### design/flow/config.mk
export PLATFORM = sky130hd
export DESIGN_NAME = ArquitecturaHybridARMIPS
export DESIGN_NICKNAME = ArquitecturaHybridARMIPS
export VERILOG_FILES = /design/flow/design.v
export SDC_FILE = /design/flow/constraint.sdc
export NUM_CORES = 4
export LEC_CHECK = 0
export CAP_MARGIN = 15
export CORE_MARGIN = 2
export CORE_UTILIZATION = 72
export PLACE_DENSITY = 0.42
export SETUP_SLACK_MARGIN = -0.72
export SLEW_MARGIN = 20
### design/flow/constraint.sdc
create_clock -name core_clock -period 7.58 [get_ports {clk}]
set_input_delay 1.5160 -clock core_clock [delete_from_list [all_inputs] [get_ports {clk}]]
set_output_delay 1.5160 -clock core_clock [all_outputs]
set_load 0.01 [all_outputs]
### design/flow/design.v
module fullAdder(input logic a,b,cin,
					  output logic out,cout);
	assign out = (a ^ b) ^ cin;
	assign cout = ( b & cin) | (a & b) | (a & cin);
endmodule
module nBitsADD #(parameter N=32)
					  (input logic [N-1:0] a,b,
					   input logic cin,
					   output logic [N-1:0] out,
					   output logic overflow,cout);
	logic [N-1:0] carry;  
   genvar i;
   generate 
		for(i=0;i<N;i=i+1)
			begin: generateNbitAdder
				if(i==0)
					fullAdder f(a[0],b[0],cin,out[0],carry[0]); 
				else
					fullAdder f(a[i],b[i],carry[i-1],out[i],carry[i]);
			end
   endgenerate
	assign cout = carry[N-1];
	assign overflow = (carry[N-1] ^ carry[N-2]) | 1'b0;  
endmodule 
module Register #(parameter N=32)
					  (input logic [N-1:0] in,
						input logic clk, rst, enable,
						output logic [N-1:0] out);
	always_ff @ (posedge clk) begin
		if (rst) out<={N{1'b0}};
		else if (enable) out<=in;
		else out<=out;
	end	
endmodule 
module mux4 #(parameter N=32)
				 (input logic [N-1:0]in0,in1,in2,in3,in4,in5,in6,in7,in8,in9,in10,in11,in12,in13,in14,in15,
				  input logic [3:0] sel,
				  output logic [N-1:0]out);
	assign out=(sel == 4'b0)? in0 : (sel == 4'b1)? in1 : (sel == 4'b10)? in2 : (sel == 4'b11)? in3 :
				  (sel == 4'b100)? in4 : (sel == 4'b101)? in5 : (sel == 4'b110)? in6 : (sel == 4'b111)? in7 :
				  (sel == 4'b1000)? in8 : (sel == 4'b1001)? in9 : (sel == 4'b1010)? in10 : (sel == 4'b1011)? in11 :
				  (sel == 4'b1100)? in12 : (sel == 4'b1101)? in13 : (sel == 4'b1110)? in14 : in15;				
endmodule
module nBitsAND #(parameter N=32)
					  (input logic [N-1:0]a,b,
						output logic [N-1:0]out);
	assign out = a & b;
endmodule 
module nBitsOR #(parameter N=32)
					 (input logic [N-1:0]a,b,
					  output logic [N-1:0]out);
	assign out = a | b;
endmodule 
module nBitsNOT #(parameter N=32)
					  (input logic [N-1:0]a,
						output logic [N-1:0]out);
	assign out = ~a;
endmodule 
module nBitsC2 #(parameter N=32)
					 (input logic [N-1:0]a,
					  output logic [N-1:0]out);
	assign out = (~a) + 1'b1;
endmodule 
module nBitsShift	#(parameter N=32)
						 (input logic [N-1:0] a,
						  input logic [N-1:0]shamt,
						  input logic sel,  
						  output logic [N-1:0] out);
	logic [N-1:0] outIzq, outDer;
	assign outDer = a>>shamt;		
	assign outIzq = a<<shamt;
	assign out = (sel == 1'b0) ? outDer : outIzq;
endmodule
module ALU #(parameter N=32)
				(input logic [N-1:0] a, b,
				 input logic [3:0] sel,
				 output logic z, n, v,  
				 output logic [N-1:0] result);
	logic [N-1:0] outAND, outOR, outADD, selB, outC2, outShift, nLO, nHI, Ra, Rb;
	logic HI, LO, selShift, cout; 
	assign HI = 1'b1;
	assign LO = 1'b0;
	assign nLO = {N{LO}};
	assign nHI = {N{HI}};
	assign selShift = (sel == 4'b11) ? HI : LO;  
	assign selB = (sel == 4'b1) ? Rb : outC2;  
	assign n = result[N-1];
	assign z = (result == nLO) ? 1'b1 : 1'b0;
	assign Ra = (sel != 4'b1001)? a : b;
	assign Rb = (sel != 4'b1001)? b : a;
	nBitsAND #(N) AND (Ra, Rb, outAND);
	nBitsADD #(N) ADD (Ra, selB, LO, outADD, v, cout);
	nBitsOR #(N) OR (Ra, Rb, outOR);
	nBitsC2 #(N) C2 (Rb, outC2);
	nBitsShift #(N) SHIFT (Ra, Rb, selShift, outShift);
	mux4 #(N) MUX (nLO, outADD, outADD, outShift, outShift, outAND, outOR, Rb, Ra, outADD, nHI, nHI, nHI, nHI, nHI, nHI,
						sel, result);
endmodule
module AverageUnit #(parameter N=32)
						  (input logic [N-1:0] pixel,
							output logic [N-1:0] out);
	logic [9:0] outADD1, outADD2, etapa1, etapa2, etapa3;
	nBitsADD #(10) ADD1 ({2'b0,pixel[7:0]},{2'b0,pixel[15:8]},1'b0,outADD1);
	nBitsADD #(10) ADD2 ({2'b0,pixel[23:16]}, outADD1, 1'b0, outADD2);
	nBitsADD #(10) ADD3 (outADD2, outADD2>>2'b10, 1'b0, etapa1);
	nBitsADD #(10) ADD4 (etapa1, etapa1>>3'b100, 1'b0, etapa2);
	nBitsADD #(10) ADD5 (etapa2, etapa2>>4'b1000, 1'b0, etapa3);
	assign out = etapa3>>2'b10;
endmodule 
module UmbralUnit #(parameter N=32)
						 (input logic [N-1:0] pixel,
						  input logic [N-1:0] umbral,
						  output logic  out);
	assign out = (pixel[7:0]>=umbral)? 1 : 0;
endmodule 
module PAU #(parameter N=32)
				(input logic [N-1:0] pix, umbral,
				 input logic sel,
				 output logic [N-1:0] out);
	logic [N-1:0] outProm, outUmb;
	logic umb;
	AverageUnit #(N) Prom (pix, outProm);
	UmbralUnit #(N) Umb (pix, umbral, umb);
	assign outUmb = {{(N-1){1'b0}}, umb};  
	assign out = (sel)?  outUmb : outProm;  
endmodule 
module mux3 #(parameter N=32)
				 (input logic [N-1:0] in1, in2, in3, in4, in5, in6, in7, in8,
				  input logic [2:0] sel,
				  output logic [N-1:0] out);
	assign out = (sel == 3'b0) ? in1 : (sel == 3'b1) ? in2 : (sel == 3'b10) ? in3 : (sel == 3'b11) ? in4 : 
					 (sel == 3'b100) ? in5 : (sel == 3'b101) ? in6 : (sel == 3'b110) ? in7 : in8;
endmodule
module ConditionalUnit (input logic z, v, n, enable1, enable2, clk, rst,  
								input logic [2:0] cond,  
								output logic out);  
	logic [2:0] regMem, regFlags;
	logic outCond;
	assign regFlags[0]=z;
	assign regFlags[1]=v;
	assign regFlags[2]=n;
	Register #(3) REG (regFlags, clk, rst, enable1, regMem);
	mux3 #(1) MUX (regMem[0] & 1'b1,  
					 ~(regMem[0] ^ 1'b0),  
					 ~(regMem[2] ^ regMem[1]),  
						regMem[2] ^ regMem[1],  
					 ~(regMem[0] ^ 1'b0) & ~(regMem[2] ^ regMem[1]),  
						(regMem[0] & 1'b1) | (regMem[2] ^ regMem[1]),  
						1'b0,  
						1'b1,  
						cond, outCond);
	assign out = (enable2) ? outCond : 1'b0 ;
endmodule 
module ControlUnit(input logic [9:0] InstHeader,
						 output logic RnSrc, ImmSrc, RsSrc, ResultSrc, IOFlag, PAUOp, ImmExt, FlagWrite, ALUSrc, BranchInst, MemWrite, RegWrite, MemPWrite,
						 output logic [3:0] ALUControl,
						 output logic [2:0] CondFlag,
						 output logic [1:0] MemToReg);
	always_comb begin
		if (InstHeader[6:5] == 2'b0) begin  
			if (InstHeader[4]) begin  
				if(InstHeader[3:0] == 4'b1) begin  
					RnSrc = 1'b0;
					ImmSrc = 1'b0;
					ImmExt = 1'b1;
					RegWrite = 1'b1;
					RsSrc = 1'b0;
					PAUOp = 1'b0;
					FlagWrite = 1'b0;
					ALUSrc = 1'b1;
					BranchInst = 1'b0;
					ALUControl = 4'b10;
					CondFlag = InstHeader[9:7];  
					ResultSrc = 1'b0;
					MemWrite = 1'b0;
					MemPWrite = 1'b0;
					IOFlag = 1'b0;
					MemToReg = 2'b1;
				end
				else if(InstHeader[3:0] == 4'b10) begin  
					RnSrc = 1'b0;
					ImmSrc = 1'b0;
					ImmExt = 1'b1;
					RegWrite = 1'b1;
					RsSrc = 1'b0;
					PAUOp = 1'b0;
					FlagWrite = 1'b0;
					ALUSrc = 1'b1;
					BranchInst = 1'b0;
					ALUControl = 4'b1;
					CondFlag = InstHeader[9:7];  
					ResultSrc = 1'b0;
					MemWrite = 1'b0;
					MemPWrite = 1'b0;
					IOFlag = 1'b0;
					MemToReg = 2'b1;
				end
				else if(InstHeader[3:0] == 4'b11) begin 
					RnSrc = 1'b0;
					ImmSrc = 1'b0;
					ImmExt = 1'b1;
					RegWrite = 1'b1;
					RsSrc = 1'b0;
					PAUOp = 1'b0;
					FlagWrite = 1'b0;
					ALUSrc = 1'b1;
					BranchInst = 1'b0;
					ALUControl = 4'b0111;
					CondFlag = InstHeader[9:7];  
					ResultSrc = 1'b0;
					MemWrite = 1'b0;
					MemPWrite = 1'b0;
					IOFlag = 1'b0;
					MemToReg = 2'b01;
				end
				else if(InstHeader[3:0] == 4'b110) begin 
					RnSrc = 1'b0;
					ImmSrc = 1'b0;
					ImmExt = 1'b0;
					RegWrite = 1'b1;
					RsSrc = 1'b0;
					PAUOp = 1'b0;
					FlagWrite = 1'b0;
					ALUSrc = 1'b1;
					BranchInst = 1'b0;
					ALUControl = 4'b110;
					CondFlag = InstHeader[9:7];  
					ResultSrc = 1'b0;
					MemWrite = 1'b0;
					MemPWrite = 1'b0;
					IOFlag = 1'b0;
					MemToReg = 2'b1;
				end
				else if(InstHeader[3:0] == 4'b111) begin 
					RnSrc = 1'b1;
					ImmSrc = 1'b0;
					ImmExt = 1'b1;
					RegWrite = 1'b0;
					RsSrc = 1'b0;
					PAUOp = 1'b0;
					FlagWrite = 1'b1;
					ALUSrc = 1'b1;
					BranchInst = 1'b0;
					ALUControl = 4'b10;
					CondFlag = InstHeader[9:7];  
					ResultSrc = 1'b0;
					MemWrite = 1'b0;
					MemPWrite = 1'b0;
					IOFlag = 1'b0;
					MemToReg = 2'b01;
				end
				else if(InstHeader[3:0] == 4'b1000) begin 
					RnSrc = 1'b0;
					ImmSrc = 1'b0;
					ImmExt = 1'b0;
					RegWrite = 1'b1;
					RsSrc = 1'b0;
					PAUOp = 1'b0;
					FlagWrite = 1'b0;
					ALUSrc = 1'b1;
					BranchInst = 1'b0;
					ALUControl = 4'b11;
					CondFlag = InstHeader[9:7];  
					ResultSrc = 1'b0;
					MemWrite = 1'b0;
					MemPWrite = 1'b0;
					IOFlag = 1'b0;
					MemToReg = 2'b1;
				end
				else if(InstHeader[3:0] == 4'b1001) begin 
					RnSrc = 1'b0;
					ImmSrc = 1'b0;
					ImmExt = 1'b0;
					RegWrite = 1'b1;
					RsSrc = 1'b0;
					PAUOp = 1'b0;
					FlagWrite = 1'b0;
					ALUSrc = 1'b1;
					BranchInst = 1'b0;
					ALUControl = 4'b100;
					CondFlag = InstHeader[9:7];  
					ResultSrc = 1'b0;
					MemWrite = 1'b0;
					MemPWrite = 1'b0;
					IOFlag = 1'b0;
					MemToReg = 2'b1;
				end
				else begin 
					RnSrc = 1'b0;
					ImmSrc = 1'b0;
					ImmExt = 1'b0;
					RegWrite = 1'b0;
					RsSrc = 1'b0;
					PAUOp = 1'b0;
					FlagWrite = 1'b0;
					ALUSrc = 1'b0;
					BranchInst = 1'b0;
					ALUControl = 4'b0;
					CondFlag = 3'b0;
					ResultSrc = 1'b0;
					MemWrite = 1'b0;
					MemPWrite = 1'b0;
					IOFlag = 1'b0;
					MemToReg = 2'b0;
				end
			end
			else begin  
				if(InstHeader[3:0] == 4'b1) begin  
					RnSrc = 1'b0;
					ImmSrc = 1'b0;
					ImmExt = 1'b0;
					RegWrite = 1'b1;
					RsSrc = 1'b0;
					PAUOp = 1'b0;
					FlagWrite = 1'b0;
					ALUSrc = 1'b0;
					BranchInst = 1'b0;
					ALUControl = 4'b10;
					CondFlag = InstHeader[9:7];  
					ResultSrc = 1'b0;
					MemWrite = 1'b0;
					MemPWrite = 1'b0;
					IOFlag = 1'b0;
					MemToReg = 2'b1;
				end
				else if(InstHeader[3:0] == 4'b10) begin  
					RnSrc = 1'b0;
					ImmSrc = 1'b0;
					ImmExt = 1'b0;
					RegWrite = 1'b1;
					RsSrc = 1'b0;
					PAUOp = 1'b0;
					FlagWrite = 1'b0;
					ALUSrc = 1'b0;
					BranchInst = 1'b0;
					ALUControl = 4'b1;
					CondFlag = InstHeader[9:7];  
					ResultSrc = 1'b0;
					MemWrite = 1'b0;
					MemPWrite = 1'b0;
					IOFlag = 1'b0;
					MemToReg = 2'b1;
				end
				else if (InstHeader[3:0] == 4'b11) begin  
					RnSrc = 1'b0;
					ImmSrc = 1'b0;
					ImmExt = 1'b0;
					RegWrite = 1'b1;
					RsSrc = 1'b1;
					PAUOp = 1'b0;
					FlagWrite = 1'b0;
					ALUSrc = 1'b0;
					BranchInst = 1'b0;
					ALUControl = 4'b1000;
					CondFlag = InstHeader[9:7];  
					ResultSrc = 1'b0;
					MemWrite = 1'b0;
					MemPWrite = 1'b0;
					IOFlag = 1'b0;
					MemToReg = 2'b01;
				end
				else if (InstHeader[3:0] == 4'b110) begin  
					RnSrc = 1'b0;
					ImmSrc = 1'b0;
					ImmExt = 1'b0;
					RegWrite = 1'b1;
					RsSrc = 1'b0;
					PAUOp = 1'b0;
					FlagWrite = 1'b0;
					ALUSrc = 1'b0;
					BranchInst = 1'b0;
					ALUControl = 4'b110;
					CondFlag = InstHeader[9:7];  
					ResultSrc = 1'b0;
					MemWrite = 1'b0;
					MemPWrite = 1'b0;
					IOFlag = 1'b0;
					MemToReg = 2'b1;
				end
				else if (InstHeader[3:0] == 4'b111) begin  
					RnSrc = 1'b0;
					ImmSrc = 1'b0;
					ImmExt = 1'b0;
					RegWrite = 1'b0;
					RsSrc = 1'b1;
					PAUOp = 1'b0;
					FlagWrite = 1'b1;
					ALUSrc = 1'b0;
					BranchInst = 1'b0;
					ALUControl = 4'b1001;
					CondFlag = InstHeader[9:7];  
					ResultSrc = 1'b0;
					MemWrite = 1'b0;
					MemPWrite = 1'b0;
					IOFlag = 1'b0;
					MemToReg = 2'b0;
				end
				else if (InstHeader[3:0] == 4'b1000) begin  
					RnSrc = 1'b0;
					ImmSrc = 1'b0;
					ImmExt = 1'b0;
					RegWrite = 1'b1;
					RsSrc = 1'b0;
					PAUOp = 1'b0;
					FlagWrite = 1'b0;
					ALUSrc = 1'b0;
					BranchInst = 1'b0;
					ALUControl = 4'b11;
					CondFlag = InstHeader[9:7];  
					ResultSrc = 1'b0;
					MemWrite = 1'b0;
					MemPWrite = 1'b0;
					IOFlag = 1'b0;
					MemToReg = 2'b1;
				end
				else if (InstHeader[3:0] == 4'b1001) begin  
					RnSrc = 1'b0;
					ImmSrc = 1'b0;
					ImmExt = 1'b0;
					RegWrite = 1'b1;
					RsSrc = 1'b0;
					PAUOp = 1'b0;
					FlagWrite = 1'b0;
					ALUSrc = 1'b0;
					BranchInst = 1'b0;
					ALUControl = 4'b100;
					CondFlag = InstHeader[9:7];  
					ResultSrc = 1'b0;
					MemWrite = 1'b0;
					MemPWrite = 1'b0;
					IOFlag = 1'b0;
					MemToReg = 2'b1;
				end
				else if (InstHeader[3:0] == 4'b1010) begin  
					RnSrc = 1'b0;
					ImmSrc = 1'b0;
					ImmExt = 1'b0;
					RegWrite = 1'b1;
					RsSrc = 1'b0;
					PAUOp = 1'b0;
					FlagWrite = 1'b0;
					ALUSrc = 1'b0;
					BranchInst = 1'b0;
					ALUControl = 4'b0;
					CondFlag = InstHeader[9:7];  
					ResultSrc = 1'b1;
					MemWrite = 1'b0;
					MemPWrite = 1'b0;
					IOFlag = 1'b0;
					MemToReg = 2'b1;
				end
				else if (InstHeader[3:0] == 4'b1011) begin  
					RnSrc = 1'b0;
					ImmSrc = 1'b0;
					ImmExt = 1'b0;
					RegWrite = 1'b1;
					RsSrc = 1'b0;
					PAUOp = 1'b1;
					FlagWrite = 1'b0;
					ALUSrc = 1'b0;
					BranchInst = 1'b0;
					ALUControl = 4'b0;
					CondFlag = InstHeader[9:7];  
					ResultSrc = 1'b1;
					MemWrite = 1'b0;
					MemPWrite = 1'b0;
					IOFlag = 1'b0;
					MemToReg = 2'b1;
				end
				else begin  
					RnSrc = 1'b0;
					ImmSrc = 1'b0;
					ImmExt = 1'b0;
					RegWrite = 1'b0;
					RsSrc = 1'b0;
					PAUOp = 1'b0;
					FlagWrite = 1'b0;
					ALUSrc = 1'b0;
					BranchInst = 1'b0;
					ALUControl = 4'b0;
					CondFlag = 3'b0;
					ResultSrc = 1'b0;
					MemWrite = 1'b0;
					MemPWrite = 1'b0;
					IOFlag = 1'b0;
					MemToReg = 2'b0;
				end
			end
		end
		else if(InstHeader[6:5] == 2'b1) begin  
			if (InstHeader[4:3] == 2'b0) begin  
				RnSrc = 1'b0;
				ImmSrc = 1'b0;
				ImmExt = 1'b1;
				RegWrite = 1'b0;
				RsSrc = 1'b1;
				PAUOp = 1'b0;
				FlagWrite = 1'b0;
				ALUSrc = 1'b1;
				BranchInst = 1'b0;
				ALUControl = 4'b1;
				CondFlag = 3'b0;
				ResultSrc = 1'b0;
				MemWrite = 1'b1;
				MemPWrite = 1'b0;
				IOFlag = 1'b0;
				MemToReg = 2'b0;
			end
			else if (InstHeader[4:3] == 2'b1) begin  
				RnSrc = 1'b0;
				ImmSrc = 1'b0;
				ImmExt = 1'b0;
				RegWrite = 1'b1;
				RsSrc = 1'b1;
				PAUOp = 1'b0;
				FlagWrite = 1'b0;
				ALUSrc = 1'b0;
				BranchInst = 1'b0;
				ALUControl = 4'b1000;
				CondFlag = InstHeader[9:7];  
				ResultSrc = 1'b0;
				MemWrite = 1'b0;
				MemPWrite = 1'b0;
				IOFlag = 1'b0;
				MemToReg = 2'b10;
			end
			else if (InstHeader[4:3] == 2'b10) begin  
				RnSrc = 1'b0;
				ImmSrc = 1'b0;
				ImmExt = 1'b0;
				RegWrite = 1'b0;
				RsSrc = 1'b1;
				PAUOp = 1'b0;
				FlagWrite = 1'b0;
				ALUSrc = 1'b0;
				BranchInst = 1'b0;
				ALUControl = 4'b1000;
				CondFlag = InstHeader[9:7];  
				ResultSrc = 1'b0;
				MemWrite = 1'b0;
				MemPWrite = 1'b1;
				IOFlag = 1'b0;
				MemToReg = 2'b1;
			end
			else if (InstHeader[4:3] == 2'b11) begin  
				RnSrc = 1'b0;
				ImmSrc = 1'b0;
				ImmExt = 1'b1;
				RegWrite = 1'b1;
				RsSrc = 1'b1;
				PAUOp = 1'b0;
				FlagWrite = 1'b0;
				ALUSrc = 1'b1;
				BranchInst = 1'b0;
				ALUControl = 4'b1;
				CondFlag = InstHeader[9:7];  
				ResultSrc = 1'b0;
				MemWrite = 1'b0;
				MemPWrite = 1'b0;
				IOFlag = 1'b0;
				MemToReg = 2'b0;
			end
			else begin  
				RnSrc = 1'b0;
				ImmSrc = 1'b0;
				ImmExt = 1'b0;
				RegWrite = 1'b0;
				RsSrc = 1'b0;
				PAUOp = 1'b0;
				FlagWrite = 1'b0;
				ALUSrc = 1'b0;
				BranchInst = 1'b0;
				ALUControl = 4'b0;
				CondFlag = 3'b0;
				ResultSrc = 1'b0;
				MemWrite = 1'b0;
				MemPWrite = 1'b0;
				IOFlag = 1'b0;
				MemToReg = 2'b0;
			end
		end
		else if (InstHeader[6:5] == 2'b10) begin  
			RnSrc = 1'b0;
			ImmSrc = 1'b1;
			ImmExt = 1'b0;
			RegWrite = 1'b0;
			RsSrc = 1'b0;
			PAUOp = 1'b0;
			FlagWrite = 1'b0;
			ALUSrc = 1'b1;
			BranchInst = 1'b1;
			ALUControl = 4'b111;
			CondFlag = InstHeader[9:7];
			ResultSrc = 1'b0;
			MemWrite = 1'b0;
			MemPWrite = 1'b0;
			IOFlag = 1'b0;
			MemToReg = 2'b1;
		end
		else begin  
			RnSrc = 1'b0;
			ImmSrc = 1'b0;
			ImmExt = 1'b0;
			RegWrite = 1'b0;
			RsSrc = 1'b0;
			PAUOp = 1'b0;
			FlagWrite = 1'b0;
			ALUSrc = 1'b0;
			BranchInst = 1'b0;
			ALUControl = 4'b0;
			CondFlag = 3'b0;
			ResultSrc = 1'b0;
			MemWrite = 1'b0;
			MemPWrite = 1'b0;
			IOFlag = 1'b0;
			MemToReg = 2'b0;
		end
	end 
endmodule 
module Extend (input logic [26:0] imm,
					input logic ImmSrc, ImmExt,
					output logic [31:0] ExtImm);
	logic [31:0] ext14, ext27;
	assign ext14 = (ImmExt) ? { {18{ imm[13] }} , imm[13:0]} : { {18{ 1'b0 }} , imm[13:0]};  
	assign ext27 = (ImmExt) ? { {5{ imm[26] }} , imm} : { {5{ 1'b0 }} , imm };  
	assign ExtImm = (ImmSrc) ? ext27 : ext14;
endmodule 
module RegisterFile #(parameter N=4, M=32)
			(input logic clk,
			input logic rst,
			input logic WE3,
			input logic [N-1:0] A1,
			input logic [N-1:0] A2,
			input logic [N-1:0] A3,
			input logic [M-1:0] WD3,
			input logic [M-1:0] R15,
			output logic [M-1:0] RD1,
			output logic [M-1:0] RD2);
logic [31:0]rf[16];  
logic [31:0] rd1f, rd2f;
always_ff@(posedge clk)
	if (rst) begin
		for (int k = 0; k < 16; k++) rf[k] <= 32'b0;
	end
	else if (WE3) rf[A3] <= WD3;
	assign rd1f = (WE3 && A3 == A1) ? WD3 : rf[A1];
	assign rd2f = (WE3 && A3 == A2) ? WD3 : rf[A2];
	assign RD1 = (A1==4'b1111)? R15:rd1f;
	assign RD2 = (A1==4'b1111)? R15:rd2f;
endmodule
module Fetch #(parameter N = 32)
              (input  logic clk, rst, PCsrc,
		  		   input  logic [N-1:0] PCalu,
				   input  logic [N-1:0] imem_rdata,
				   output logic [N-1:0] inst,
					output logic [N-1:0] PCout);
	logic [N-1:0] PCin, PCplus1;
	Register #(N) PC (PCin, clk, rst, 1'b1, PCout);
	nBitsADD #(N) Sumador (PCout, 32'b1, 1'b0, PCplus1);
	assign inst = imem_rdata;  
	assign PCin = (PCsrc)? PCalu : PCplus1;
endmodule
module Decode #(parameter N=32)
					(input logic [N-1:0] inst, PC, DataWrite,
					 input logic [3:0] Rd,
					 input logic clk, rst, RegWrite,
					 output logic [N-1:0] Ra, Rb, ExtImm,
					 output logic [3:0] RdOut,
					 output logic MemPWrite, RegWriteOut, MemWrite, BranchInst, ALUSrc, FlagWrite, PAUOp, IOFlag, ResultSrc,
					 output logic [3:0] ALUControl,
					 output logic [2:0] CondFlag,
					 output logic [1:0] MemToReg);
	logic RnSrc, ImmSrc, RsSrc, ImmExt;
	logic [3:0] A1, A2;
	logic [26:0] ImmMux;
	ControlUnit UnidadControl (inst[31:22], RnSrc, ImmSrc, RsSrc, ResultSrc, IOFlag, PAUOp, ImmExt, FlagWrite, ALUSrc, 
										BranchInst, MemWrite, RegWriteOut, MemPWrite, ALUControl, CondFlag, MemToReg);
	RegisterFile #(4, N) BancoRegistro (clk, rst, RegWrite, A1, A2, Rd,	DataWrite, PC, Ra, Rb);
	Extend Extension (ImmMux, ImmSrc, ImmExt, ExtImm);
	assign ImmMux = (ImmSrc) ? inst[26:0] : { {13{1'b0}},inst[13:0]};
	assign A1 = (RnSrc) ? inst[17:14] : inst[21:18];
	assign A2 = (RsSrc) ? inst[17:14] : inst[13:10];
	assign RdOut = inst[17:14];
endmodule 
module Execute #(parameter N=32)
					(input logic MemPWrite, RegWrite, MemWrite, BranchInst, ALUSrc, FlagWrite, PAUOp, IOFlag, ResultSrc, clk, rst,
					 input logic [1:0] MemToReg,
					 input logic [3:0] ALUControl,
					 input logic [2:0] CondFlag,
					 input logic [31:0] Ra, Rb, ExtIm,
					 input logic [3:0] Rd,
					 output logic PCSrc, RegWriteOut, MemWriteOut, MemPWriteOut, IOFlagOut,
					 output logic [1:0] MemToRegOut,
					 output logic [N-1:0] ALUResult, WriteData, 
					 output logic [3:0] RdOut);
	logic z, v, n, enable2, condi;
	logic [31:0] ALUOut, APUout, RbMux;
	assign MemPWriteOut = MemPWrite;
	assign MemToRegOut = MemToReg;
	assign MemWriteOut = MemWrite;
	assign IOFlagOut = IOFlag;
	assign RdOut = Rd;
	assign WriteData = Rb;
	assign enable2 = BranchInst | RegWrite;  
	assign RegWriteOut = condi & RegWrite;  
	assign PCSrc = condi & BranchInst;  
	ConditionalUnit UniCondicion (z, v, n, FlagWrite, enable2, clk, rst, CondFlag, condi);
	ALU #(32) ALUnit (Ra, RbMux, ALUControl, z, n, v, ALUOut);
	PAU #(32) PAUnit (Ra, Rb,PAUOp, APUout);
	assign RbMux = (ALUSrc) ? ExtIm : Rb;
	assign ALUResult = (ResultSrc) ? APUout : ALUOut;
endmodule 
module MemoryStage #(parameter N = 32) 
						  (input logic clk, MEMWrite, MemPWrite, PCSrc, RegWrite, IOFlag,
							input logic [1:0] MemToReg,
							input logic [N-1:0] address, WriteData,
							input logic [3:0] RdIn,
							input logic [N-1:0] dmem_rdata,
							input logic [1:0] pmem_rdata,
							output logic [N-1:0] ReadDataDataMem, ReadDataPixMem, ALUresultOut,
							output logic [3:0]  RdOut,
							output logic PCSrcOut, RegWriteOut, IOFlagOut,
							output logic [1:0] MemToRegOut);
	assign ReadDataDataMem = dmem_rdata;
	assign ReadDataPixMem = {{(N-2){1'b0}}, pmem_rdata};
	assign ALUresultOut = address;
	assign RdOut = RdIn;
	assign PCSrcOut = PCSrc;
	assign RegWriteOut = RegWrite;
	assign IOFlagOut = IOFlag;
	assign MemToRegOut = MemToReg;
endmodule
module WriteBack #(parameter N=32)
						(input logic PCSrc, RegWrite, IOFlag,
						 input logic [1:0] MemToReg,
						 input logic [N-1:0] IOIn, ReadData, ReadDataP, ALUOut, 
						 input logic [3:0] Rd,
						 output logic [N-1:0] OutData, 
						 output logic [3:0] RdOut,
						 output logic PCSrcOut, RegWriteOut);
	logic [N-1:0] Result;
	assign Result = (MemToReg == 2'b0) ? ReadData : (MemToReg == 2'b1) ? ALUOut : (MemToReg == 2'b10) ? ReadDataP : 32'b0;
	assign OutData = (IOFlag) ? IOIn : Result;
	assign PCSrcOut = PCSrc;
	assign RegWriteOut = RegWrite;
	assign RdOut = Rd;
endmodule   
module ArquitecturaHybridARMIPS(input logic clk, reset,
										  output logic [31:0] imem_addr,
										  input logic [31:0] imem_rdata,
										  output logic [31:0] mem_addr,
										  output logic dmem_we,
										  output logic [31:0] dmem_wdata,
										  input logic [31:0] dmem_rdata,
										  output logic pmem_we,
										  output logic [1:0] pmem_wdata,
										  input logic [1:0] pmem_rdata,
										  output logic rf_we,
										  output logic [3:0] rf_waddr,
										  output logic [31:0] rf_wdata);
	logic enable;
	logic [31:0] inDE, PC, DataWrite, PCalu, IOIn, outFE;
	logic [3:0] Rd;
	logic PCSrc, RegWrite;
	logic [117:0] outDE, inEXE;
	logic [74:0] outEXE, inMEM;
	logic [104:0] outMEM, inWB;
	assign enable = 1'b1;
	assign IOIn = 32'b0;
	assign imem_addr = PC;
	assign mem_addr = inMEM[31:0];
	assign dmem_we = inMEM[72];
	assign dmem_wdata = inMEM[63:32];
	assign pmem_we = inMEM[73];
	assign pmem_wdata = inMEM[33:32];
	assign rf_we = RegWrite;
	assign rf_waddr = Rd;
	assign rf_wdata = DataWrite;
	Fetch #(32) IF (clk, reset, PCSrc,
		  		   DataWrite,
				   imem_rdata,
				   outFE, PC);
	Decode #(32) DE (inDE, PC, DataWrite,
					 Rd,
					 clk, reset, RegWrite,
					 outDE[95:64], outDE[63:32], outDE[31:0],  
					 outDE[99:96],  
					 outDE[100], outDE[101], outDE[102], outDE[103], outDE[104],  
					 outDE[105], outDE[106], outDE[107], outDE[108],   
					 outDE[112:109],  
					 outDE[115:113],  
					 outDE[117:116]);  
	Execute #(32) EXE (inEXE[100], inEXE[101], inEXE[102], inEXE[103], inEXE[104],  
					  inEXE[105], inEXE[106], inEXE[107], inEXE[108],  
					  clk, reset,
					  inEXE[117:116],  
					  inEXE[112:109],  
					  inEXE[115:113],  
					  inEXE[95:64], inEXE[63:32], inEXE[31:0],  
					  inEXE[99:96],  
					  outEXE[70], outEXE[71], outEXE[72], outEXE[73], outEXE[74],  
					  outEXE[69:68],  
					  outEXE[31:0], outEXE[63:32],  
					  outEXE[67:64]);  
	MemoryStage #(32) MEM (clk,
							inMEM[72], inMEM[73], inMEM[70], inMEM[71], inMEM[74],  
							inMEM[69:68],  
							inMEM[31:0], inMEM[63:32],  
							inMEM[67:64],  
							dmem_rdata, pmem_rdata,
							outMEM[31:0], outMEM[63:32], outMEM[95:64],  
							outMEM[99:96],  
							outMEM[102], outMEM[103], outMEM[104],  
							outMEM[101:100]);  
	WriteBack #(32) WB (inWB[102], inWB[103], inWB[104],  
						 inWB[101:100],  
						 IOIn, inWB[31:0], inWB[63:32], inWB[95:64],  
						 inWB[99:96],  
						 DataWrite, 
						 Rd,
						 PCSrc, RegWrite);
	Register #(32) IF_DE (outFE, clk, reset, enable, inDE);
	Register #(118) DE_EXE (outDE, clk, reset, enable, inEXE);
	Register #(75) EXE_MEM (outEXE, clk, reset, enable, inMEM);
	Register #(105) MEM_WB (outMEM, clk, reset, enable, inWB);
endmodule
### design/flow/run.sh
#!/bin/bash
# the make line also repeats each setting of config.mk as NAME=value (left out here)
make -C /OpenROAD-flow-scripts/flow DESIGN_CONFIG=/design/flow/config.mk WORK_HOME=/design/flow/orfs CLKGATE_MAP_FILE= finish
==> out/metrics.csv, run 1 <==
stage;metric;value;unit
outcome;status;stopped before the end;
outcome;failing_step;5_1_grt;
outcome;error;[ERROR GRT-0232] Routing congestion too high. Check the congestion heatmap in the GUI.;
logic_synthesis;topCombFamilyByArea;simple AND/OR/NAND/NOR gates;
logic_synthesis;ys_area;49900;um^2
logic_synthesis;edf_count;512;
clocking;clkSinkCount;840;
floorplanning;fp_util;72.7;%
logic_synthesis;syn_nets;5507;
floorplanning;dieHeight;267;um
floorplanning;core-area;68600;um^2
logic_synthesis;synthTopCellsByArea;edfxtp_1 (31%), dfxtp_1 (13%), mux4_2 (6.6%);
floorplanning;die_w;267;um
logic_synthesis;synth_xor_xnor_area_share;0.790;%
clocking;cts_root_buffer;clkbuf_16;
clocking;cts_buffers;85;
placed_design;dpl.hpwl;143000;um
logic_synthesis;top_cell;nor2_1;
logic_synthesis;ys_ff;840;
logic_synthesis;ys_sh_aoi;12.9;%
logic_synthesis;netlist_instances;5322;
logic_synthesis;mux_share;12.1;%
logic_synthesis;yosys.area.top_type_share;30.8;%
logic_synthesis;ys_cells;5322;
floorplanning;io_pins;205;
placed_design;placed_cell_area;53400;um^2
logic_synthesis;ys_sh_simple;20.0;%
placed_design;portBuffers;204;
floorplanning;num_rows;96;
floorplanning;die-area;71400;um^2
placed_design;routabilityCongestion;1.18;
logic_synthesis;common_cells;nor2_1 (796), nand2_1 (754), edfxtp_1 (512), clkbuf_1 (346), dfxtp_1 (328);
logic_synthesis;ys_seq_share;44.0;%
logic_synthesis;async_flop_share;0;%
clocking;ctsHoldBuffers;0;
global_routing;grt_usage;81.1;%
logic_synthesis;yosys_most_used_dff;edfxtp_1;
logic_synthesis;ys_types;90;
logic_synthesis;yosysWarnings;7;
logic_synthesis;yosysTopAreaCell;edfxtp_1;
clocking;clockBufferDepth;3;
logic_synthesis;synth_area;49900;um^2
placed_design;post-place-cells;6210;
global_routing;overflow;32;
logic_synthesis;synthAdderAreaFrac;3.81;%
logic_synthesis;syn_avg_cell_area;9.37;um^2
clocking;cts_max_level;3;
-- what timing repair did --
item,4_1_cts
setup buffers,15
setup endpoints to repair,24
resized,75
pin swaps,50
-- metal layers --
layer / GRT overflow / global-route usage [%]
met2: 19 / 93.2
met5: 0 / 49.3
met4: 12 / 78.5
met3: 1 / 71.1
met1: 0 / 81.1
-- through the flow --
step / total power, mW / worst slack, ns
3_5_place_dp: 9.33 / -5.23
3_3_place_gp: 9.22 / -5.11
2_1_floorplan: 7.60 / -5.52
4_1_cts: 14.1 / -5.16
==> inputs of run 2 (changes only) <==
- CAP_MARGIN: 15 -> 20
- CORE_MARGIN: 2 -> 5
- CORE_UTILIZATION: 72 -> 59
- PLACE_DENSITY: 0.42 -> unset
- SETUP_SLACK_MARGIN: -0.72 -> unset
- clock period: 7.58 -> 10.4 ns (I/O delays scaled with it)
==> out/metrics.csv, run 2 <==
stage;metric;value;unit
logic_synthesis;common_cells;nor2_1 (796), nand2_1 (754), edfxtp_1 (512), clkbuf_1 (346), dfxtp_1 (328);
sta;timing.final.crit_share;125;%
detailed_routing;via_per_inst;7.20;
final_layout;final-comb-area;25300;um^2
logic_synthesis;yosys.area.top_type_share;30.8;%
logic_synthesis;synth_xor_xnor_area_share;0.790;%
worst_setup_path;cp_max_fo;4;
floorplanning;die-area;90500;um^2
power;pwr-share-comb;29.4;%
worst_setup_path;rrSetupSlack;-2.59;ns
final_layout;final_area;56400;um^2
outcome;so_faults;max-capacitance violations, max-slew violations, negative setup slack;
worst_setup_path;slowest_stage;fa_1;
floorplanning;num_rows;106;
logic_synthesis;ys_area;49900;um^2
placed_design;dpl.hpwl;154000;um
sta;setup_ws;-2.59;ns
logic_synthesis;mux_share;12.1;%
worst_setup_path;crit_cells;48;
final_layout;nFillCells;6151;
detailed_routing;drc;0;
logic_synthesis;syn_nets;5507;
sta;drv_slew;5;
power;pwr-share-seq;37.5;%
logic_synthesis;synthAdderAreaFrac;3.81;%
worst_setup_path;criticalPathCategory;register to register;
logic_synthesis;yosysWarnings;7;
sta;worst_pin_slew;1.50;ns
global_routing;grt_pass1_vias;45100;
logic_synthesis;ys_cells;5322;
detailed_routing;totalWireLength;229000;um
clocking;clk_pin_slew;0.07;ns
sta;rsz0062_at_grt;yes;
floorplanning;dieHeight;301;um
sta;fmax;77.0;MHz
outcome;status;finished with violations;
clocking;clkSinkCount;840;
logic_synthesis;ys_ff;840;
logic_synthesis;topCombFamilyByArea;simple AND/OR/NAND/NOR gates;
hold_path;holdPathEnd;DE_EXE.out[113]$_SDFF_PP0_;
clocking;cts_tree;done;
logic_synthesis;netlist_instances;5322;
logic_synthesis;ys_sh_simple;20.0;%
logic_synthesis;async_flop_share;0;%
worst_setup_path;cp_top_family;adder cells;
placed_design;post-place-cells;6354;
worst_setup_path;r2r-end;EXE.UniCondicion.REG.out[0]$_SDFFE_PP0P_;
power;swShare;34.2;%
power;p_per_area;181;nW/um^2
job;log.warning_count;44;
clocking;cts_root_buffer;clkbuf_16;
sta;hold_violations;0;
sta;hold_ws;0.420;ns
placed_design;routabilityCongestion;1.14;
logic_synthesis;yosys_most_used_dff;edfxtp_1;
worst_setup_path;slowest_delay;0.44;ns
global_routing;grt_pass1_wl;323000;um
sta;setup_violations;10;
sta;layout_min_cycle_time;12.99;ns
power;pg_comb;3.00;mW
logic_synthesis;top_cell;nor2_1;
detailed_routing;vias;46900;
clocking;cts_max_level;3;
global_routing;grt_max_degree;127;
logic_synthesis;ys_types;90;
logic_synthesis;ys_sh_aoi;12.9;%
floorplanning;fp_util;59.6;%
hold_path;hold_path_class;register to register;
final_layout;syn2layout_area_growth;13.1;%
final_layout;regArea;22000;um^2
global_routing;overflow;0;
placed_design;portBuffers;204;
clocking;cts_buffers;87;
worst_setup_path;worst-path-buf-inv;8;
hold_path;hp-start;IF_DE.out[29]$_SDFF_PP0_;
clocking;ctsHoldBuffers;0;
placed_design;dp_slack;-2.59;ns
clocking;insertion_delay;0.70;ns
final_layout;final_nets;5503;
logic_synthesis;yosysTopAreaCell;edfxtp_1;
worst_setup_path;crit_start;DE_EXE.out[111]$_SDFF_PP0_;
power;p_seq;3.83;mW
floorplanning;core-area;83700;um^2
final_layout;stdcell_count;6525;
logic_synthesis;edf_count;512;
power;ir_worst_vdd;0.176;mV
detailed_routing;wire_per_inst;35.0;um
hold_path;min_path_cells;2;
sta;max_slew_margin;-0.328;%
floorplanning;io_pins;205;
power;leakage;20.9;nW
job;maxCapViolCount;1;
logic_synthesis;synth_area;49900;um^2
logic_synthesis;synthTopCellsByArea;edfxtp_1 (31%), dfxtp_1 (13%), mux4_2 (6.6%);
placed_design;placed_cell_area;53100;um^2
global_routing;grt_usage;49.3;%
power;p_int;6.72;mW
worst_setup_path;rr_worst_depth;48;
logic_synthesis;syn_avg_cell_area;9.37;um^2
logic_synthesis;ys_seq_share;44.0;%
power;power_frac_clock;33.1;%
power;p_switching;3.49;mW
power;pwr.group.clock;3.38;mW
clocking;clockBufferDepth;3;
worst_setup_path;crit_top_cell;fa_2;
sta;skew;0.0516;ns
worst_setup_path;worst_setup_path_end_kind;register;
detailed_routing;drtAntennaViolNets;0;
power;power-top-group;registers;
worst_setup_path;endpoint;EXE.UniCondicion.REG.out[0]$_SDFFE_PP0P_;
worst_setup_path;worstPathArrival;13.64;ns
detailed_routing;drt_iter0_markers;7982;
worst_setup_path;worst_ep_required_time;11.04;ns
global_routing;antenna_found_initial;21;
worst_setup_path;critPathLaunchType;register;
floorplanning;die_w;301;um
detailed_routing;drt-pass1-iter-count;7;
worst_setup_path;r2r_start;DE_EXE.out[111]$_SDFF_PP0_;
run 2: final cells by class:
type | instances | area share (%)
Sequential cell | 840 | 38.9
Timing Repair Buffer | 482 | 7.51
Multi-Input combinational cell | 3787 | 44.8
Inverter | 120 | 0.803
Clock buffer | 115 | 4.33
Antenna cell | 5 | 0.0222
Clock inverter | 42 | 1.08
Tap cell | 1134 | 2.52
run 2: stage by stage:
stage	TNS (ns)	util, %	power [mW]
final	-16.76	67.4	10.2
after global routing	-19.27	67.4	10.4
after CTS	-15.75	67.2	10.0
after detailed placement	-16.64	63.5	6.68
after global placement	-16.06	63.5	6.67
after floorplan	-17.74	-	5.47
run 2: timing repair:
action	4_1_cts	5_1_grt
resized	17	9
endpoints found under the hold margin	0	0
pin swaps	7	2
buffers inserted	6	3
setup endpoints to repair	10	12
run 2: layer usage:
| layer | GRT usage (%) | up-vias | wire length [um] |
|---|---|---|---|
| met1 | 58.4 | 22200 | 72200 |
| met5 | 0 | - | 118 |
| met4 | 37.5 | 16 | 24500 |
| met3 | 16.8 | 1323 | 34500 |
| met2 | 74.3 | 4502 | 97300 |
| li1 | - | 18900 | - |
==> inputs of run 3 (changes only) <==
- ABC_AREA: unset -> 0
- CELL_PAD_IN_SITES_DETAIL_PLACEMENT: unset -> 1
- CORE_UTILIZATION: 59 -> 18
- CTS_CLUSTER_DIAMETER: unset -> 73
- MAX_ROUTING_LAYER: unset -> met4
- PLACE_DENSITY_LB_ADDON: unset -> 0.08
- SETUP_SLACK_MARGIN: unset -> -0.66
- clock period: 10.4 -> 7.71 ns (I/O delays scaled with it)
==> out/metrics.csv, run 3 <==
stage;metric;value;unit
hold_path;hold_path_class;register to register;
worst_setup_path;worst_ep_required_time;8.42;ns
outcome;status;finished with violations;
hold_path;min_path_cells;2;
floorplanning;io_pins;205;
worst_setup_path;endpoint;EXE.UniCondicion.REG.out[0]$_SDFFE_PP0P_;
power;power-top-group;the clock network;
placed_design;dpl.hpwl;221000;um
detailed_routing;drc;0;
logic_synthesis;synth_area;49900;um^2
global_routing;grt_usage;21.1;%
final_layout;stdcell_count;9340;
logic_synthesis;ys_seq_share;44.0;%
worst_setup_path;slowest_stage;fa_1;
power;pg_comb;5.09;mW
hold_path;hp-start;IF_DE.out[29]$_SDFF_PP0_;
logic_synthesis;async_flop_share;0;%
logic_synthesis;edf_count;512;
clocking;cts_buffers;113;
sta;worst_pin_slew;1.38;ns
logic_synthesis;synth_xor_xnor_area_share;0.790;%
floorplanning;fp_util;18.1;%
worst_setup_path;crit_start;DE_EXE.out[111]$_SDFF_PP0_;
worst_setup_path;criticalPathCategory;register to register;
final_layout;nFillCells;31600;
final_layout;final-comb-area;25800;um^2
power;leakage;22.2;nW
clocking;clkSinkCount;840;
power;p_int;10.1;mW
global_routing;overflow;0;
detailed_routing;vias;44100;
worst_setup_path;worst_setup_path_end_kind;register;
sta;hold_ws;0.430;ns
final_layout;final_nets;5690;
global_routing;antenna_found_initial;27;
sta;layout_min_cycle_time;12.90;ns
placed_design;dp_slack;-5.10;ns
sta;drv_slew;0;
logic_synthesis;ys_types;90;
clocking;cts_max_level;3;
detailed_routing;wire_per_inst;32.6;um
logic_synthesis;ys_sh_simple;20.0;%
logic_synthesis;synthTopCellsByArea;edfxtp_1 (31%), dfxtp_1 (13%), mux4_2 (6.6%);
clocking;insertion_delay;0.78;ns
logic_synthesis;yosys_most_used_dff;edfxtp_1;
worst_setup_path;cp_top_family;adder cells;
sta;fmax;77.5;MHz
placed_design;placed_cell_area;57800;um^2
sta;skew;0.0605;ns
worst_setup_path;rr_worst_depth;48;
worst_setup_path;slowest_delay;0.43;ns
logic_synthesis;mux_share;12.1;%
floorplanning;die-area;288000;um^2
sta;timing.final.crit_share;167;%
sta;rsz0062_at_grt;yes;
clocking;ctsHoldBuffers;0;
worst_setup_path;cp_max_fo;3;
clocking;clockBufferDepth;3;
sta;setup_violations;28;
logic_synthesis;yosys.area.top_type_share;30.8;%
clocking;clk_pin_slew;0.06;ns
power;pwr.group.clock;5.39;mW
power;swShare;35.7;%
power;p_per_area;251;nW/um^2
logic_synthesis;top_cell;nor2_1;
logic_synthesis;topCombFamilyByArea;simple AND/OR/NAND/NOR gates;
sta;max_slew_margin;5.23;%
clocking;cts_tree;done;
global_routing;grt_pass1_vias;46000;
logic_synthesis;ys_area;49900;um^2
final_layout;final_area;62300;um^2
placed_design;routabilityCongestion;0.940;
power;ir_worst_vdd;0.221;mV
worst_setup_path;r2r-end;EXE.UniCondicion.REG.out[0]$_SDFFE_PP0P_;
final_layout;post-route-util;22.5;%
worst_setup_path;crit_cells;48;
logic_synthesis;yosysWarnings;7;
logic_synthesis;ys_sh_aoi;12.9;%
logic_synthesis;ys_ff;840;
floorplanning;dieHeight;536;um
logic_synthesis;syn_nets;5507;
detailed_routing;drtAntennaViolNets;0;
power;pwr-share-comb;32.5;%
logic_synthesis;syn_avg_cell_area;9.37;um^2
hold_path;holdPathEnd;DE_EXE.out[113]$_SDFF_PP0_;
placed_design;portBuffers;204;
detailed_routing;drt_iter0_markers;3273;
detailed_routing;via_per_inst;4.72;
global_routing;grt_pass1_wl;412000;um
clocking;cts_root_buffer;clkbuf_16;
placed_design;post-place-cells;9088;
global_routing;grt_max_degree;100;
outcome;so_faults;negative setup slack;
logic_synthesis;netlist_instances;5322;
job;maxCapViolCount;0;
logic_synthesis;ys_cells;5322;
worst_setup_path;worstPathArrival;13.61;ns
worst_setup_path;r2r_start;DE_EXE.out[111]$_SDFF_PP0_;
floorplanning;num_rows;193;
sta;hold_violations;0;
worst_setup_path;worst-path-buf-inv;6;
final_layout;syn2layout_area_growth;24.8;%
worst_setup_path;critPathLaunchType;register;
logic_synthesis;synthAdderAreaFrac;3.81;%
power;p_switching;5.59;mW
power;p_seq;5.18;mW
floorplanning;core-area;276000;um^2
floorplanning;die_w;536;um
power;power_frac_clock;34.4;%
worst_setup_path;crit_top_cell;fa_2;
detailed_routing;drt-pass1-iter-count;5;
detailed_routing;totalWireLength;304000;um
worst_setup_path;rrSetupSlack;-5.19;ns
sta;setup_ws;-5.19;ns
job;log.warning_count;33;
logic_synthesis;yosysTopAreaCell;edfxtp_1;
power;pwr-share-seq;33.1;%
final_layout;regArea;22000;um^2
logic_synthesis;common_cells;nor2_1 (796), nand2_1 (754), edfxtp_1 (512), clkbuf_1 (346), dfxtp_1 (328);
==> run 3: layout make-up <==
cell class / count / share of cell area (%)
Clock buffer: 139 / 4.94
Timing Repair Buffer: 643 / 8.99
Inverter: 120 / 0.727
Antenna cell: 30 / 0.121
Tap cell: 3705 / 7.44
Clock inverter: 76 / 1.09
Multi-Input combinational cell: 3787 / 41.4
Sequential cell: 840 / 35.3
==> run 3: repair_timing <==
item | CTS | global route
endpoints found under the setup margin | 24 | 25
gates cloned | 1 | 0
setup buffers | 12 | 7
pin swaps | 18 | 26
gates resized | 75 | 46
==> run 3: stage by stage <==
stage,TNS [ns],total power [mW]
2_1_floorplan,-60.51,7.43
3_3_place_gp,-64.98,9.83
3_5_place_dp,-64.88,9.79
4_1_cts,-63.59,15.7
5_1_grt,-70.55,16.3
6_report,-62.96,15.6
==> run 3: routing by layer <==
layer / wire length [um] / GRT usage, % / share of wire [%]
met5: 0 / - / 0
met4: 14300 / 8.56 / 4.7
met3: 10000 / 1.96 / 3.3
met2: 155000 / 37.2 / 51
met1: 125000 / 24.8 / 41
==> inputs of run 4 (changes only) <==
- ABC_AREA: 0 -> unset
- CELL_PAD_IN_SITES_DETAIL_PLACEMENT: 1 -> unset
- CORE_MARGIN: 5 -> 2
- CORE_UTILIZATION: 18 -> 58
- CTS_CLUSTER_DIAMETER: 73 -> unset
- PLACE_DENSITY_LB_ADDON: 0.08 -> unset
- SETUP_SLACK_MARGIN: -0.66 -> 2.57
- TNS_END_PERCENT: unset -> 5
- clock period: 7.71 -> 9.9 ns (I/O delays scaled with it)
==> out/metrics.csv, run 4 <==
stage;metric;value;unit
power;p_int;6.99;mW
job;maxCapViolCount;0;
logic_synthesis;ys_sh_simple;20.0;%
sta;timing.final.crit_share;130;%
global_routing;busiest_layer;met2;
final_layout;post-route-util;66.3;%
logic_synthesis;edf_count;512;
hold_path;min_path_cells;2;
clocking;insertion_delay;0.71;ns
global_routing;met1_usage;60.3;%
global_routing;use_met3;16.9;%
worst_setup_path;rr_worst_depth;47;
worst_setup_path;critPathLaunchType;register;
floorplanning;num_rows;107;
job;log.warning_count;47;
sta;fmax;77.5;MHz
floorplanning;die-area;88400;um^2
logic_synthesis;synthAdderAreaFrac;3.81;%
sta;layout_min_cycle_time;12.90;ns
logic_synthesis;netlist_instances;5322;
placed_design;dp_slack;-3.11;ns
sta;setup_violations;12;
worst_setup_path;crit_cells;47;
clocking;ctsHoldBuffers;0;
detailed_routing;vias;46100;
floorplanning;die_w;297;um
power;pg_comb;3.44;mW
worst_setup_path;worst_ep_required_time;10.52;ns
clocking;cts_max_level;3;
power;power-top-group;registers;
logic_synthesis;synth_area;49900;um^2
worst_setup_path;worst_setup_path_end_kind;register;
worst_setup_path;cp_max_fo;3;
power;p_per_area;190;nW/um^2
worst_setup_path;worst-path-buf-inv;6;
logic_synthesis;ys_area;49900;um^2
detailed_routing;totalWireLength;225000;um
hold_path;hold_path_class;register to register;
logic_synthesis;async_flop_share;0;%
worst_setup_path;r2r_start;DE_EXE.out[111]$_SDFF_PP0_;
logic_synthesis;synthTopCellsByArea;edfxtp_1 (31%), dfxtp_1 (13%), mux4_2 (6.6%);
clocking;cts_tree;done;
power;p_seq;4.03;mW
worst_setup_path;cp_top_family;adder cells;
power;p_switching;3.74;mW
logic_synthesis;ys_cells;5322;
clocking;clk_pin_slew;0.07;ns
global_routing;grt_use_met2;75.6;%
global_routing;grt_max_degree;135;
floorplanning;io_pins;205;
clocking;cts_buffers;88;
sta;max_slew_margin;8.69;%
outcome;so_faults;negative setup slack;
global_routing;grt_pass1_vias;43300;
worst_setup_path;slowest_stage;fa_1;
sta;skew;0.0370;ns
logic_synthesis;ys_ff;840;
worst_setup_path;criticalPathCategory;register to register;
sta;fin_tns_setup;-21.05;ns
detailed_routing;via_per_inst;7.03;
logic_synthesis;ys_sh_aoi;12.9;%
power;pwr-share-seq;37.5;%
power;leakage;20.8;nW
power;swShare;34.9;%
power;power_frac_clock;30.4;%
sta;setup_ws;-3.00;ns
logic_synthesis;syn_nets;5507;
detailed_routing;drc;0;
global_routing;antenna_found_initial;18;
detailed_routing;drt_iter0_markers;7288;
outcome;status;finished with violations;
logic_synthesis;yosys.area.top_type_share;30.8;%
detailed_routing;drt-pass1-iter-count;9;
placed_design;dpl.hpwl;153000;um
logic_synthesis;synth_xor_xnor_area_share;0.790;%
global_routing;grt_pass1_wl;317000;um
hold_path;hp-start;IF_DE.out[31]$_SDFF_PP0_;
floorplanning;fp_util;58.6;%
clocking;clockBufferDepth;3;
floorplanning;core-area;85100;um^2
worst_setup_path;crit_start;DE_EXE.out[111]$_SDFF_PP0_;
worst_setup_path;rrSetupSlack;-3.00;ns
clocking;cts_root_buffer;clkbuf_16;
worst_setup_path;r2r-end;EXE.UniCondicion.REG.out[0]$_SDFFE_PP0P_;
final_layout;final_nets;5506;
final_layout;syn2layout_area_growth;13.2;%
sta;drv_slew;0;
floorplanning;dieHeight;297;um
logic_synthesis;ys_types;90;
logic_synthesis;common_cells;nor2_1 (796), nand2_1 (754), edfxtp_1 (512), clkbuf_1 (346), dfxtp_1 (328);
logic_synthesis;yosysWarnings;7;
logic_synthesis;top_cell;nor2_1;
worst_setup_path;crit_top_cell;fa_2;
logic_synthesis;mux_share;12.1;%
sta;hold_violations;0;
sta;worst_pin_slew;1.36;ns
power;pwr.group.clock;3.26;mW
logic_synthesis;topCombFamilyByArea;simple AND/OR/NAND/NOR gates;
placed_design;routabilityCongestion;1.16;
power;ir_worst_vdd;0.215;mV
detailed_routing;drtAntennaViolNets;0;
worst_setup_path;slowest_delay;0.45;ns
placed_design;portBuffers;204;
sta;rsz0062_at_grt;yes;
sta;hold_ws;0.414;ns
power;pwr-share-comb;32.0;%
detailed_routing;wire_per_inst;34.4;um
worst_setup_path;endpoint;EXE.UniCondicion.REG.out[0]$_SDFFE_PP0P_;
clocking;clkSinkCount;840;
logic_synthesis;yosys_most_used_dff;edfxtp_1;
worst_setup_path;worstPathArrival;13.51;ns
global_routing;overflow;0;
logic_synthesis;syn_avg_cell_area;9.37;um^2
hold_path;holdPathEnd;DE_EXE.out[115]$_SDFF_PP0_;
logic_synthesis;ys_seq_share;44.0;%
global_routing;grt_usage;51.6;%
logic_synthesis;yosysTopAreaCell;edfxtp_1;
## run 4: routing by layer
layer | routed length (um) | up-vias | part of all wire, %
li1 | - | 18900 | -
met1 | 73500 | 21900 | 33
met2 | 97900 | 4184 | 43
met3 | 32600 | 1051 | 14
met4 | 21200 | 0 | 9.4
met5 | 0 | - | 0
## run 4: area by class of cell
type / instances / area, um^2
well taps: 1144 / 1430
repair buffers: 484 / 4250
fillers: 6644 / 28700
clock buffers: 116 / 2390
inverters: 120 / 453
clock inverters: 42 / 387
multi-input cells: 3787 / 25500
flip-flops and latches: 840 / 22000
diodes: 19 / 47.5
## run 4: what timing repair did
action                                  4_1_cts  5_1_grt
endpoints found under the setup margin       30       31
hold endpoints to repair                      0        0
gates resized                                76       33
buffers inserted                              3        0
pin swaps                                    44       43
## run 4: per-stage QoR
stage | total power [mW] | area (um^2) | cells
2_1_floorplan | 5.74 | 50000 | 5322
3_3_place_gp | 7.00 | 53100 | 6369
3_5_place_dp | 7.02 | 53100 | 6370
4_1_cts | 10.4 | 56200 | 6531
5_1_grt | 10.9 | 56400 | 6547
6_report | 10.7 | 56500 | 6552
==> inputs of run 5 (changes only) <==
- CORE_UTILIZATION: 58 -> 66
- SETUP_SLACK_MARGIN: 2.57 -> 0.87
- TNS_END_PERCENT: 5 -> unset
- clock period: 9.9 -> 7.59 ns (I/O delays scaled with it)
==> out/metrics.csv, run 5 <==
stage;metric;value;unit
global_routing;antenna_found_initial;24;
sta;hold_violations;0;
logic_synthesis;yosysTopAreaCell;edfxtp_1;
logic_synthesis;edf_count;512;
final_layout;final_nets;5581;
logic_synthesis;ys_area;49900;um^2
global_routing;grt_pass1_vias;46400;
clocking;clk_pin_slew;0.06;ns
worst_setup_path;crit_top_cell;fa_2;
sta;setup_ws;-5.32;ns
sta;hold_ws;0.409;ns
sta;drv_slew;0;
global_routing;overflow;0;
logic_synthesis;ys_types;90;
floorplanning;dieHeight;279;um
logic_synthesis;top_cell;nor2_1;
worst_setup_path;rrSetupSlack;-5.32;ns
worst_setup_path;slowest_stage;fa_1;
sta;rsz0062_at_grt;yes;
hold_path;hold_path_class;register to register;
outcome;status;finished with violations;
power;p_seq;5.23;mW
hold_path;holdPathEnd;DE_EXE.out[115]$_SDFF_PP0_;
power;pwr-share-seq;36.4;%
hold_path;hp-start;IF_DE.out[31]$_SDFF_PP0_;
worst_setup_path;worst_setup_path_end_kind;register;
worst_setup_path;crit_start;DE_EXE.out[104]$_SDFF_PP0_;
worst_setup_path;critPathLaunchType;register;
detailed_routing;vias;48100;
worst_setup_path;slowest_delay;0.43;ns
placed_design;routabilityCongestion;1.21;
global_routing;grt_max_degree;190;
detailed_routing;drc;0;
worst_setup_path;endpoint;EXE.UniCondicion.REG.out[0]$_SDFFE_PP0P_;
clocking;cts_buffers;85;
detailed_routing;wire_per_inst;33.5;um
final_layout;final_area;57100;um^2
clocking;cts_tree;done;
logic_synthesis;yosys.area.top_type_share;30.8;%
floorplanning;num_rows;100;
final_layout;nFillCells;4666;
logic_synthesis;mux_share;12.1;%
worst_setup_path;crit_cells;47;
power;power-top-group;registers;
logic_synthesis;syn_avg_cell_area;9.37;um^2
sta;timing.final.crit_share;170;%
logic_synthesis;topCombFamilyByArea;simple AND/OR/NAND/NOR gates;
job;maxCapViolCount;0;
power;leakage;21.2;nW
worst_setup_path;criticalPathCategory;register to register;
power;p_switching;4.98;mW
logic_synthesis;async_flop_share;0;%
floorplanning;io_pins;205;
logic_synthesis;synthAdderAreaFrac;3.81;%
power;pg_comb;4.79;mW
final_layout;post-route-util;76.5;%
power;pwr-share-comb;33.3;%
final_layout;syn2layout_area_growth;14.5;%
clocking;insertion_delay;0.70;ns
logic_synthesis;synth_area;49900;um^2
worst_setup_path;worst_ep_required_time;8.21;ns
placed_design;dpl.hpwl;141000;um
worst_setup_path;worst-path-buf-inv;5;
power;swShare;34.6;%
power;p_int;9.41;mW
sta;fmax;77.4;MHz
sta;worst_pin_slew;1.24;ns
logic_synthesis;synthTopCellsByArea;edfxtp_1 (31%), dfxtp_1 (13%), mux4_2 (6.6%);
hold_path;min_path_cells;2;
power;total_power;14.4;mW
sta;setup_violations;27;
placed_design;portBuffers;204;
worst_setup_path;r2r-end;EXE.UniCondicion.REG.out[0]$_SDFFE_PP0P_;
logic_synthesis;synth_xor_xnor_area_share;0.790;%
logic_synthesis;syn_nets;5507;
worst_setup_path;cp_max_fo;4;
placed_design;placed_cell_area;53600;um^2
power;ir_worst_vdd;0.349;mV
clocking;cts_root_buffer;clkbuf_16;
logic_synthesis;ys_ff;840;
floorplanning;fp_util;66.8;%
logic_synthesis;netlist_instances;5322;
logic_synthesis;ys_cells;5322;
power;p_per_area;252;nW/um^2
power;power_frac_clock;30.3;%
logic_synthesis;common_cells;nor2_1 (796), nand2_1 (754), edfxtp_1 (512), clkbuf_1 (346), dfxtp_1 (328);
placed_design;dp_slack;-5.21;ns
clocking;cts_max_level;3;
sta;max_slew_margin;14.7;%
worst_setup_path;worstPathArrival;13.53;ns
clocking;clkSinkCount;840;
outcome;so_faults;negative setup slack;
job;log.warning_count;50;
detailed_routing;drt-pass1-iter-count;12;
logic_synthesis;ys_sh_simple;20.0;%
sta;skew;0.0800;ns
floorplanning;core-area;74700;um^2
logic_synthesis;yosysWarnings;7;
logic_synthesis;ys_sh_aoi;12.9;%
floorplanning;die_w;279;um
power;pwr.group.clock;4.36;mW
floorplanning;die-area;77800;um^2
detailed_routing;totalWireLength;216000;um
logic_synthesis;ys_seq_share;44.0;%
detailed_routing;via_per_inst;7.45;
global_routing;grt_usage;56.4;%
worst_setup_path;rr_worst_depth;47;
detailed_routing;drt_iter0_markers;9256;
global_routing;grt_pass1_wl;309000;um
worst_setup_path;cp_top_family;adder cells;
sta;layout_min_cycle_time;12.91;ns
detailed_routing;drtAntennaViolNets;0;
logic_synthesis;yosys_most_used_dff;edfxtp_1;
worst_setup_path;r2r_start;DE_EXE.out[104]$_SDFF_PP0_;
clocking;clockBufferDepth;3;
-- run 5: metrics by stage --
stage               std cells  setup TNS, ns
floorplan                5322         -62.68
global placement         6259         -60.46
detailed placement       6259         -62.69
CTS                      6421         -59.66
global route             6457         -68.98
finish                   6459         -63.24
-- run 5: per-layer routing --
layer | up-vias | routed length, um | global-route usage [%]
met3 | 1864 | 35700 | 24.3
met4 | 0 | 24400 | 44.3
li1 | 19100 | - | -
met2 | 5043 | 91600 | 81.3
met1 | 22100 | 64800 | 61.1
met5 | - | 0 | -
-- run 5: final cells by class --
class	count	area, um^2	share of cell area [%]
tap	969	1210	2.12
clock buffer	111	2320	4.06
timing repair buffer	562	4880	8.54
antenna	23	57.6	0.101
sequential	840	22000	38.4
multi-input combinational	3787	25700	45.0
clock inverter	47	561	0.981
inverter	120	453	0.793
-- run 5: repair_timing --
| action | CTS | global route |
|---|---|---|
| gates resized | 32 | 44 |
| cloned | 0 | 0 |
| buffers inserted | 4 | 12 |
| setup endpoints to repair | 29 | 32 |
| hold buffers | 0 | 0 |
| endpoints found under the hold margin | 0 | 0 |
| pin swaps | 7 | 16 |
==> inputs of run 6 (changes only) <==
- ABC_AREA: unset -> 1
- CAP_MARGIN: 20 -> 10
- CORE_MARGIN: 2 -> 5
- CORE_UTILIZATION: 66 -> 40
- CTS_CLUSTER_DIAMETER: unset -> 150
- HOLD_SLACK_MARGIN: unset -> 0.16
- SETUP_SLACK_MARGIN: 0.87 -> 0.21
- SLEW_MARGIN: 20 -> 15
- clock period: 7.59 -> 13.0 ns (I/O delays scaled with it)
==> out/metrics.csv, run 6 <==
stage;metric;value;unit
placed_design;portBuffers;204;
power;total_power;7.83;mW
floorplanning;io_pins;205;
detailed_routing;drc;0;
sta;drv_slew;0;
detailed_routing;vias;46200;
floorplanning;die-area;128000;um^2
outcome;status;complete, no violations;
power;swShare;34.4;%
placed_design;post-place-cells;7649;
logic_synthesis;synthAdderAreaFrac;3.93;%
sta;setup_ws;0.198;ns
final_layout;syn2layout_area_growth;12.4;%
global_routing;use_met3;5.78;%
worst_setup_path;rrSetupSlack;0.20;ns
logic_synthesis;edf_count;512;
global_routing;grt_max_degree;174;
logic_synthesis;yosysWarnings;7;
detailed_routing;drt-pass1-iter-count;8;
worst_setup_path;crit_cells;51;
final_layout;stdcell_count;7834;
floorplanning;core-area;120000;um^2
global_routing;antenna_found_initial;2;
worst_setup_path;crit_top_cell;fa_2;
placed_design;routabilityCongestion;1.03;
placed_design;placed_cell_area;51000;um^2
worst_setup_path;worst_ep_required_time;13.62;ns
logic_synthesis;syn_avg_cell_area;7.70;um^2
detailed_routing;drt_iter0_markers;5972;
final_layout;post-route-util;45.3;%
sta;skew;0.0393;ns
sta;max_slew_margin;21.3;%
logic_synthesis;topCombFamilyByArea;simple AND/OR/NAND/NOR gates;
worst_setup_path;criticalPathCategory;register to register;
power;p_int;5.14;mW
sta;fmax;78.1;MHz
detailed_routing;via_per_inst;5.89;
power;p_seq;3.02;mW
logic_synthesis;top_cell;nor2_1;
power;pg_comb;2.09;mW
worst_setup_path;r2r_start;DE_EXE.out[104]$_SDFF_PP0_;
logic_synthesis;ys_seq_share;45.4;%
worst_setup_path;endpoint;EXE.UniCondicion.REG.out[0]$_SDFFE_PP0P_;
floorplanning;fp_util;40.3;%
detailed_routing;wire_per_inst;26.1;um
job;maxCapViolCount;0;
clocking;cts_root_buffer;clkbuf_16;
worst_setup_path;cp_top_family;adder cells;
logic_synthesis;ys_area;48300;um^2
detailed_routing;totalWireLength;205000;um
logic_synthesis;synthTopCellsByArea;edfxtp_1 (32%), dfxtp_1 (14%), nor2_1 (10%);
power;leakage;21.7;nW
sta;layout_min_cycle_time;12.80;ns
logic_synthesis;yosys_most_used_dff;edfxtp_1;
clocking;clk_pin_slew;0.06;ns
worst_setup_path;r2r-end;EXE.UniCondicion.REG.out[0]$_SDFFE_PP0P_;
hold_path;min_path_cells;2;
power;p_switching;2.69;mW
clocking;clockBufferDepth;3;
sta;rsz0062_at_grt;yes;
logic_synthesis;yosys.area.top_type_share;31.8;%
placed_design;dpl.hpwl;134000;um
clocking;ctsHoldBuffers;0;
power;pwr-share-seq;38.6;%
worst_setup_path;worst_setup_path_end_kind;register;
logic_synthesis;mux_share;0;%
floorplanning;dieHeight;358;um
logic_synthesis;ys_types;55;
worst_setup_path;worst-path-buf-inv;7;
floorplanning;num_rows;127;
final_layout;nFillCells;11900;
final_layout;final_nets;6327;
logic_synthesis;ys_cells;6274;
clocking;cts_buffers;95;
logic_synthesis;ys_sh_aoi;16.7;%
power;ir_worst_vdd;0.134;mV
logic_synthesis;syn_nets;6459;
power;power-top-group;registers;
worst_setup_path;rr_worst_depth;51;
power;p_per_area;144;nW/um^2
worst_setup_path;critPathLaunchType;register;
logic_synthesis;netlist_instances;6274;
sta;hold_ws;0.396;ns
power;pwr.group.clock;2.72;mW
global_routing;grt_pass1_vias;43500;
sta;hold_violations;0;
logic_synthesis;yosysTopAreaCell;edfxtp_1;
sta;setup_violations;0;
logic_synthesis;ys_ff;840;
logic_synthesis;common_cells;nor2_1 (1311), nand2_1 (980), o21ai_0 (626), inv_1 (583), edfxtp_1 (512);
global_routing;busiest_layer;met2;
worst_setup_path;worstPathArrival;13.42;ns
clocking;cts_max_level;3;
power;pwr-share-comb;26.7;%
logic_synthesis;synth_area;48300;um^2
worst_setup_path;crit_start;DE_EXE.out[104]$_SDFF_PP0_;
sta;worst_pin_slew;1.18;ns
clocking;cts_tree;done;
final_layout;regArea;21900;um^2
sta;fin_tns_setup;0;ns
worst_setup_path;slowest_stage;fa_1;
global_routing;grt_usage;31.9;%
global_routing;met1_usage;38.5;%
power;power_frac_clock;34.7;%
logic_synthesis;async_flop_share;0;%
final_layout;final-comb-area;21700;um^2
floorplanning;die_w;358;um
global_routing;grt_pass1_wl;294000;um
final_layout;final_area;54300;um^2
clocking;clkSinkCount;840;
logic_synthesis;ys_sh_simple;22.9;%
placed_design;dp_slack;-0.0814;ns
detailed_routing;drtAntennaViolNets;0;
global_routing;grt_use_met2;49.3;%
worst_setup_path;cp_max_fo;6;
logic_synthesis;synth_xor_xnor_area_share;0.725;%
job;log.warning_count;41;
global_routing;overflow;0;
hold_path;hold_path_class;register to register;
worst_setup_path;slowest_delay;0.44;ns
clocking;insertion_delay;0.71;ns
sta;timing.final.crit_share;98.5;%
hold_path;hp-start;EXE_MEM.out[70]$_SDFF_PP0_;
hold_path;holdPathEnd;MEM_WB.out[102]$_SDFF_PP0_;
run 6: layout make-up:
type                       count  share of cell area [%]
timing repair buffer         337                    5.76
inverter                     630                    4.38
sequential                   840                    40.4
tap                         1612                    3.71
antenna                        2                 0.00922
multi-input combinational   4238                    39.9
clock inverter                48                   0.910
clock buffer                 127                    4.90
run 6: repair_timing:
item,in CTS,in global routing
gates cloned,0,1
gates resized,6,34
setup buffers,1,6
pin swaps,2,11
endpoints found under the setup margin,3,4
run 6: per-layer routing:
layer / wire length, um / part of all wire [%]
met5: 0 / 0
met3: 20600 / 10
met4: 16100 / 7.9
met2: 92100 / 45
met1: 75800 / 37
No activity file was given, so power comes from the tool's default toggle rates.
